Design top, start of the top module:
module top(input clk, rst, ball_speed, serve_type, angle, bat_size, restart, start, en_color, auto, hard_mode, input[3:0] mode, max_score, input[8:0] adc, output sel, size, output sound, output [9:0] RED, GRN, BLU, output HSYNC, VSYNC, px_clk, blank);
    wire [9:0] x, y, p1_y, p2_y, bx, by;
    reg [9:0] p2_y_ff;
    wire px_data_out;
    wire [29:0] px_data_in;
    wire [4:0] score1, score2;
    wire p1_win, p2_win, turn, start_state, hit, wall, goal;
    wire p2p, p2m, xh, yh;
    wire [1:0] game_mode;
    reg[1:0] mode_in, score_in;
    wire [9:0] ap2_y, pp2_y;
    assign blank = 1'b1;
    assign size = bat_size;
    assign p2_y = p2_y_ff;
    always @(posedge clk) begin
        if(auto) p2_y_ff <= ap2_y;
        else p2_y_ff <= pp2_y;
    end
    always @(posedge clk or posedge rst) begin
        if(rst) begin
            mode_in <= 2'b00;
            score_in <= 2'b00;
        end else begin
        if(mode[0]) mode_in <= 2'b00;
        if(mode[1]) mode_in <= 2'b01;
        if(mode[2]) mode_in <= 2'b10;
        if(mode[3]) mode_in <= 2'b11;
        if(max_score[0]) score_in <= 2'b00;
        if(max_score[1]) score_in <= 2'b01;
        if(max_score[2]) score_in <= 2'b10;
        if(max_score[3]) score_in <= 2'b11;
        end
    end
    paddle_controller pctrl(clk, rst, p2p, p2m, bat_size, ap2_y);
    heading_detect heading_detect(clk, rst, bx, by, xh, yh);
    auto_player auto_player(clk, rst, auto, turn, hit, wall, start_state, hard_mode, xh, yh, game_mode, bx, by, ap2_y, p2p, p2m);
  ...
Size: about 7400 cells after synthesis.
clock: 2.5 ns
lec_check: 0
abc_area: 1
cap_margin: 25
core_margin: 2
core_utilization: 72
cts_cluster_diameter: 371
cts_cluster_size: 53
place_density_lb_addon: 0.06
setup_slack_margin: 0.74
slew_margin: 5
tns_end_percent: 5
run.sh (not shown) runs the stock make flow with config.mk's settings and CLKGATE_MAP_FILE=.
The first run stopped in 3_5_place_dp, error DPL-0033.
Change:
ABC_AREA = unset   (was 1)
CAP_MARGIN = 20   (was 25)
CTS_CLUSTER_DIAMETER = unset   (was 371)
CTS_CLUSTER_SIZE = unset   (was 53)
PLACE_DENSITY_LB_ADDON = unset   (was 0.06)
SETUP_SLACK_MARGIN = -0.36   (was 0.74)
SLEW_MARGIN = 20   (was 5)
TNS_END_PERCENT = unset   (was 5)
clock period = 4.8 ns   (was 2.5 ns; I/O delays follow)
The new run stopped in 5_1_grt on GRT-0232. Die size goes up by 8.6%. Synthesized cell count goes down by about 7%. Area after synthesis goes up by 8.7%.
Change:
ABC_AREA = 1   (was unset)
CORE_UTILIZATION = 40   (was 72)
PLACE_DENSITY = 0.6   (was unset)
SETUP_SLACK_MARGIN = unset   (was -0.36)
clock period = 8.61 ns   (was 4.8 ns; I/O delays follow)
This time the run completed without violations.
Area after synthesis goes down by a little under a tenth.
Die area went up by well over a third.
Synthesized cell count rises by a little under a tenth.
Change:
CORE_UTILIZATION = 72   (was 40)
CTS_CLUSTER_SIZE = 100   (was unset)
TNS_END_PERCENT = 10   (was unset)
clock period = 4.95 ns   (was 8.61 ns; I/O delays follow)
Effect: The new run aborted during 5_1_grt; synthesized area stays the same; die area came out lower by about 44%; synthesized cell count is unchanged.


run A:
top again, from the RTL that the note above started with.
Settings: LEC_CHECK=0, ABC_AREA=1, CAP_MARGIN=35, CELL_PAD_IN_SITES_DETAIL_PLACEMENT=1, CELL_PAD_IN_SITES_GLOBAL_PLACEMENT=1, CORE_MARGIN=2, CORE_UTILIZATION=37, GPL_TIMING_DRIVEN=0, PLACE_DENSITY_LB_ADDON=0.02, SETUP_SLACK_MARGIN=1.06, SLEW_MARGIN=40, TNS_END_PERCENT=15; clock period 5.56 ns.
Run A: complete, dirty (setup timing)
The following lists how run B was set up differently from run A:
# run A
export LEC_CHECK = 0
export ABC_AREA = 1
export CAP_MARGIN = 35
export CELL_PAD_IN_SITES_DETAIL_PLACEMENT = 1
export CELL_PAD_IN_SITES_GLOBAL_PLACEMENT = 1
export CORE_MARGIN = 2
export CORE_UTILIZATION = 37
export GPL_TIMING_DRIVEN = 0
export PLACE_DENSITY_LB_ADDON = 0.02
export SETUP_SLACK_MARGIN = 1.06
export SLEW_MARGIN = 40
export TNS_END_PERCENT = 15
create_clock -name core_clock -period 5.56 [get_ports {clk}]
# run B
export LEC_CHECK = 0
export ABC_AREA = 1
export CAP_MARGIN = 20
export CORE_MARGIN = 2
export CORE_UTILIZATION = 72
export PLACE_DENSITY = 0.6
export SLEW_MARGIN = 20
create_clock -name core_clock -period 14.0 [get_ports {clk}]
==> results <==
Looking at the reports, run B completed the entire flow and the layout it produced met the timing, DRC and antenna checks. Relative to run A, routed via count divided by cell count increased by about 17% in run B. Compared with run A, run B shows total wirelength of the detailed-routed design that has gone down by more than 10%. Run B vs run A — half-perimeter wire length after detailed placement dropped by more than 10%. Delta (run B minus run A): multi-input logic area lower, maximum frequency from static timing analysis lower. Changes observed in run B relative to run A: worst clock skew now larger, via count rose about 3.2%. Lower number of buffer cells added on primary ports among run A and run B: run A.
Edits applied to the flow inputs when going from run B to run C:
# run B
export LEC_CHECK = 0
export ABC_AREA = 1
export CAP_MARGIN = 20
export CORE_MARGIN = 2
export CORE_UTILIZATION = 72
export PLACE_DENSITY = 0.6
export SLEW_MARGIN = 20
create_clock -name core_clock -period 14.0 [get_ports {clk}]
# run C
export LEC_CHECK = 0
export ABC_AREA = 1
export CAP_MARGIN = 20
export CORE_MARGIN = 2
export CORE_UTILIZATION = 72
export PLACE_DENSITY = 0.39
export SETUP_SLACK_MARGIN = 1.86
export SLEW_MARGIN = 20
create_clock -name core_clock -period 8.68 [get_ports {clk}]
## What came out
In the metrics for run B and run C, the one carrying the lower final area is run B.
Run B and run C ended up with nearly the same clock network latency to the later pin of the worst-skew pair.
Run C against run B: number of global-route vias before repair shows a reduction of 183; overall track demand over capacity in global routing increased 0.55 points.
Input changes introduced in run D (baseline for comparison: run C):
# run C
export LEC_CHECK = 0
export ABC_AREA = 1
export CAP_MARGIN = 20
export CORE_MARGIN = 2
export CORE_UTILIZATION = 72
export PLACE_DENSITY = 0.39
export SETUP_SLACK_MARGIN = 1.86
export SLEW_MARGIN = 20
create_clock -name core_clock -period 8.68 [get_ports {clk}]
# run D
export LEC_CHECK = 0
export ABC_AREA = 1
export CAP_MARGIN = 20
export CORE_MARGIN = 2
export CORE_UTILIZATION = 40
export PLACE_DENSITY = 0.6
export SLEW_MARGIN = 20
create_clock -name core_clock -period 10.0 [get_ports {clk}]
[summary]
- Any difference in synthesized cell count between run C and run D is small enough to ignore.
- Run D against run C: sequential logic power lost about 10%, number of flip-flops and latches neither gained nor lost much, overall global routing resource usage lost 21 points, final cycle utilization of the critical path picked up an extra 6.3 points.
- The internal power consumption in run C is 1.07 times that in run D.
- Core utilization, run D and run C, higher one = run C.
- Of the two values seen for worst setup path startpoint, vga_controller.vcount_ff[6] was produced by run C and vga_controller.hcount_ff[7] by run D.
- Combinational share of power (lower): run D
Power figures rest on the tool's default switching activity, not on a simulated workload.
